Design CPU, start of the top module:
module CPU(result,pc_value,r0_value,rf_we,instr,rst, clk);
input clk;
input rst;
input [15:0] instr;
output [15:0] result;
output [15:0] pc_value;
output [15:0] r0_value;
output rf_we;
wire [15:0] r0;
wire [15:0]out_ireg;
wire [3:0]out_idec_to_addrRdest;
wire [3:0]out_idec_to_addrRsrc;
wire [2:0]out_idec_to_alu_select;
wire [3:0]out_immHigh_idec;
wire out_wr_en_idec;
wire out_arith_mux_select0_idec;
wire out_arith_mux_select1_idec;
wire [15:0]out_arith_mux_to_alu_input;
wire [15:0] out_rfRsrc_to_arith_mux;
wire [15:0] out_imm_sign_extended_to_arith_mux;
wire [15:0] out_imm_zero_extended_to_arith_mux;
wire [15:0]out_rfRdest_to_alu;
wire [15:0] out_alu_to_mux;
wire C,V,N,Z;
wire [15:0] out_muxload;
wire select_mux_load;
wire select_mux_mov;
wire [15:0] out_left_shifted_to_muxload_in;
wire [15:0] out_ram_to_muxload_in;
wire ram_en;
wire [15:0]out_pc;
assign pc_value = out_pc;
assign r0_value = r0;
assign rf_we = out_wr_en_idec;
wire [2:0]select_mux_which_load;
wire [15:0] out_mov_mux;
wire [15:0] out_mux_to_rf;
assign result = out_mux_to_rf;
wire [15:0] out_shifter_to_select_mux_which_load;
wire [15:0] out_mux_to_shifter_in;
wire select_which_to_shift;
wire branch;
wire jump;
wire [15:0] bj_value;
wire select_br_or_jump;
wire [15:0] out_psr;
wire [15:0]input_psr;
assign input_psr[0] = C;
assign input_psr[1] = V;
assign input_psr[2] = N;
assign input_psr[3] = Z;
assign input_psr[15:4] = 12'b0;
inde dec(ram_en, select_br_or_jump, branch, jump, select_which_to_shift, select_mux_mov, select_mux_load,select_mux_which_load,out_immHigh_idec,out_idec_to_addrRdest, out_idec_to_addrRsrc, out_idec_to_alu_select, out_wr_en_idec,out_arith_mux_select1_idec, out_arith_mux_select0_idec, out_ireg, out_psr[3:0]);
  ...
Size: ~3,000 cells after synthesis, ~32,000 um^2 of cells after synthesis.
clock: 7.97 ns
lec_check: 0
abc_area: 0
cap_margin: 5
cell_pad_in_sites_detail_placement: 0
cell_pad_in_sites_global_placement: 0
core_aspect_ratio: 1.19
core_margin: 2
core_utilization: 65
cts_cluster_diameter: 91
gpl_routability_driven: 1
hold_slack_margin: 0.01
max_routing_layer: met4
place_density_lb_addon: 0.23
setup_slack_margin: 1.52
slew_margin: 40
tns_end_percent: 35
run.sh (not shown) runs the stock make flow with config.mk's settings and CLKGATE_MAP_FILE=.
The baseline did not get past global routing (GRT-0116).
Change:
ABC_AREA = 1   (was 0)
CAP_MARGIN = 0   (was 5)
CELL_PAD_IN_SITES_DETAIL_PLACEMENT = 1   (was 0)
CELL_PAD_IN_SITES_GLOBAL_PLACEMENT = default   (was 0)
CORE_ASPECT_RATIO = 1.74   (was 1.19)
CORE_MARGIN = 7   (was 2)
CORE_UTILIZATION = 38   (was 65)
CTS_CLUSTER_DIAMETER = default   (was 91)
GPL_ROUTABILITY_DRIVEN = default   (was 1)
HOLD_SLACK_MARGIN = default   (was 0.01)
MAX_ROUTING_LAYER = default   (was met4)
MIN_ROUTING_LAYER = met2   (was default)
PLACE_DENSITY_LB_ADDON = 0.07   (was 0.23)
SETUP_SLACK_MARGIN = 0.03   (was 1.52)
SLEW_MARGIN = 20   (was 40)
TNS_END_PERCENT = default   (was 35)
clock period = 6.32 ns   (was 7.97 ns; I/O delays follow)
The new run completed, yet does not pass: setup timing.
Synthesized cell count came out higher by 20%.
Area after synthesis came out lower by 4.2%.
Die area rose by 75%.
Change:
ABC_AREA = default   (was 1)
CAP_MARGIN = 30   (was 0)
CORE_ASPECT_RATIO = 1.56   (was 1.74)
CORE_MARGIN = 2   (was 7)
CORE_UTILIZATION = 49   (was 38)
MIN_ROUTING_LAYER = met1   (was met2)
PLACE_DENSITY = 0.54   (was default)
PLACE_DENSITY_LB_ADDON = default   (was 0.07)
SETUP_SLACK_MARGIN = 1.96   (was 0.03)
TNS_END_PERCENT = 25   (was default)
clock period = 6.84 ns   (was 6.32 ns; I/O delays follow)
After rerunning: The new run finished with setup timing left. Power goes down by a few percent. Cell area goes up by a few percent. Non-clock buffer count goes down by 1. Worst hold slack improved by 29 ps. Clock skew climbs by 7.0 ps. Combinational power increases slightly. First-iteration DRC count came out lower by well over a third. Via count fell by a quarter to a third. Sequential share of layout area decreases by 1.7 points. Sequential power falls by a few percent. Final cell count fell by about a fifth.

P:
Starting RTL as in the previous note.
## CPU
module CPU(result,pc_value,r0_value,rf_we,instr,rst, clk);
input clk;
input rst;
input [15:0] instr;
output [15:0] result;
output [15:0] pc_value;
output [15:0] r0_value;
output rf_we;
wire [15:0] r0;
wire [15:0]out_ireg;
wire [3:0]out_idec_to_addrRdest;
wire [3:0]out_idec_to_addrRsrc;
wire [2:0]out_idec_to_alu_select;
wire [3:0]out_immHigh_idec;
wire out_wr_en_idec;
wire out_arith_mux_select0_idec;
wire out_arith_mux_select1_idec;
wire [15:0]out_arith_mux_to_alu_input;
wire [15:0] out_rfRsrc_to_arith_mux;
wire [15:0] out_imm_sign_extended_to_arith_mux;
wire [15:0] out_imm_zero_extended_to_arith_mux;
wire [15:0]out_rfRdest_to_alu;
wire [15:0] out_alu_to_mux;
wire C,V,N,Z;
wire [15:0] out_muxload;
wire select_mux_load;
wire select_mux_mov;
wire [15:0] out_left_shifted_to_muxload_in;
wire [15:0] out_ram_to_muxload_in;
wire ram_en;
wire [15:0]out_pc;
assign pc_value = out_pc;
assign r0_value = r0;
assign rf_we = out_wr_en_idec;
wire [2:0]select_mux_which_load;
wire [15:0] out_mov_mux;
wire [15:0] out_mux_to_rf;
assign result = out_mux_to_rf;
wire [15:0] out_shifter_to_select_mux_which_load;
wire [15:0] out_mux_to_shifter_in;
wire select_which_to_shift;
wire branch;
wire jump;
wire [15:0] bj_value;
wire select_br_or_jump;
wire [15:0] out_psr;
wire [15:0]input_psr;
assign input_psr[0] = C;
assign input_psr[1] = V;
assign input_psr[2] = N;
assign input_psr[3] = Z;
assign input_psr[15:4] = 12'b0;
inde dec(ram_en, select_br_or_jump, branch, jump, select_which_to_shift, select_mux_mov, select_mux_load,select_mux_which_load,out_immHigh_idec,out_idec_to_addrRdest, out_idec_to_addrRsrc, out_idec_to_alu_select, out_wr_en_idec,out_arith_mux_select1_idec, out_arith_mux_select0_idec, out_ireg, out_psr[3:0]);
reg16 inst_reg(rst, clk, instr, out_ireg);
reg16 psr(rst, clk, input_psr, out_psr);
  ...
clock: 6.32 ns
lec_check: 0
cap_margin: 20
core_aspect_ratio: 1.63
core_margin: 7
core_utilization: 38
min_routing_layer: met2
setup_slack_margin: 0.03
slew_margin: 20
Status P: flow complete, layout not clean - negative setup slack
What Q does differently from P at the input level:
Settings: CORE_UTILIZATION: 38 -> 23; CELL_PAD_IN_SITES_GLOBAL_PLACEMENT: unset -> 3; CAP_MARGIN: 20 -> 5; MAX_ROUTING_LAYER: unset -> met4; ABC_AREA: unset -> 0; HOLD_SLACK_MARGIN: unset -> 0.01; MIN_ROUTING_LAYER: met2 -> unset; GPL_ROUTABILITY_DRIVEN: unset -> 1; GPL_TIMING_DRIVEN: unset -> 0; CORE_ASPECT_RATIO: 1.63 -> 0.5; SLEW_MARGIN: 20 -> 40; CTS_CLUSTER_SIZE: unset -> 23; TNS_END_PERCENT: unset -> 80; SETUP_SLACK_MARGIN: 0.03 -> unset; CTS_CLUSTER_DIAMETER: unset -> 58; PLACE_DENSITY: unset -> 0.86; CELL_PAD_IN_SITES_DETAIL_PLACEMENT: unset -> 0; the clock period (ns, I/O delays scaled along): 6.32 -> 5.57.
### Flow results
- Switching part of the total was lower in P than in Q.
- Taking P as 1.0, Q lands at 0.74 on via count.
- Q ends up with higher final cycle utilization of the critical path than P does.
- Fraction of power consumed by combinational cells in Q is 0.8 points above P.
- Summary: with P as the reference, via count of the first global-routing pass in Q moved down by more than a quarter.
- Full die area, Q vs P: up by more than half
- Q finished all stages; layout check result: FAIL, due to negative setup slack.
- Between Q and P, it is Q whose die span in x is higher, by 120%.
- After detailed routing, P needs less wire than Q.
--- input diff Q..R ---
Settings: HOLD_SLACK_MARGIN removed (was 0.01); CELL_PAD_IN_SITES_GLOBAL_PLACEMENT removed (was 3); CTS_CLUSTER_SIZE changed from 23 to 53; GPL_TIMING_DRIVEN removed (was 0); CTS_CLUSTER_DIAMETER changed from 58 to 355; CORE_MARGIN changed from 7 to 2; SLEW_MARGIN changed from 40 to 20; CELL_PAD_IN_SITES_DETAIL_PLACEMENT removed (was 0); SETUP_SLACK_MARGIN newly set to -0.39; CORE_ASPECT_RATIO removed (was 0.5); GPL_ROUTABILITY_DRIVEN removed (was 1); PLACE_DENSITY changed from 0.86 to 0.6; ABC_AREA removed (was 0); CORE_UTILIZATION changed from 23 to 66; the clock period (ns, I/O delays scaled along) changed from 5.57 to 5.29.
--- outcome ---
Of Q and R, not a single run came through the flow clean. No crash in Q: every stage finished, but the layout fails its final checks due to negative setup slack. Diff Q -> R | global placer's final weighted congestion | up by more than 10%. Re xor-xnor portion of the synthesized cell area: no difference whatsoever between R and Q. Compared to Q, R was floorplanned on a smaller die.
Modified inputs, S compared to R
Settings: swapping 66 for 56 in CORE_UTILIZATION; swapping 20 for 0 in SLEW_MARGIN; swapping -0.39 for -0.67 in SETUP_SLACK_MARGIN; swapping 80 for 5 in TNS_END_PERCENT; clearing MAX_ROUTING_LAYER, which used to be met4; clearing PLACE_DENSITY, which used to be 0.6; swapping 5 for 20 in CAP_MARGIN; swapping 355 for 28 in CTS_CLUSTER_DIAMETER; putting HOLD_SLACK_MARGIN at 0.25 where nothing was set; swapping 53 for 57 in CTS_CLUSTER_SIZE; swapping 5.29 for 7.16 in the clock period (ns, I/O delays scaled along).
==> comparison <==
Final checks on S, whose flow otherwise completed, came back failing, citing negative setup slack. The lower floorplan die height of R and S is in R. On standard-cell row count: between R and S, it ends up lower for R. R → S: number of post-CTS setup repair buffers now smaller; number of placed instances, taps included now smaller; floorplan die area higher; count of cells resized by post-cts repair fell 180. Compared with R, in S mapped cell area stayed essentially flat, worst setup slack before clock tree synthesis increased by 1570 ps relative to the old numbers, area reported by Yosys stat essentially unchanged. Compared S vs R, and total CTS buffers is up in S.
Here is what was changed in the inputs of T compared with S.
Settings: SLEW_MARGIN now 20, was 0; HOLD_SLACK_MARGIN no longer set, was 0.25; CORE_ASPECT_RATIO now 1.63, previously not set; CORE_MARGIN now 7, was 2; MIN_ROUTING_LAYER now met2, previously not set; CTS_CLUSTER_SIZE no longer set, was 57; ABC_AREA now 1, previously not set; TNS_END_PERCENT no longer set, was 5; SETUP_SLACK_MARGIN now 0.03, was -0.67; CTS_CLUSTER_DIAMETER no longer set, was 28; CORE_UTILIZATION now 38, was 56; CAP_MARGIN now 0, was 20; the clock period (ns, I/O delays scaled along) now 6.32, was 7.16.
--- outcome ---
S ran in full, but the layout does not pass; the checks complain about negative setup slack.
Complete run, failing final checks: T, reason negative setup slack.
The area fraction in and, or, nand and nor cells after synthesis number comes out higher for T vs S.
Note that the routed wire length recorded for T amounts to 1.15 times the value seen in S.
Diff S..T | area used by sequential logic in the layout | negligible
Relative to S, combinational share of power increased by 10 points in T.
logic gates as the most area-hungry cell class in the final design was reported by S, and flip-flops and latches by T.
Per-cell routed wire length, T and S: smaller value in T
Power figures rest on the tool's default switching activity, not on a simulated workload.
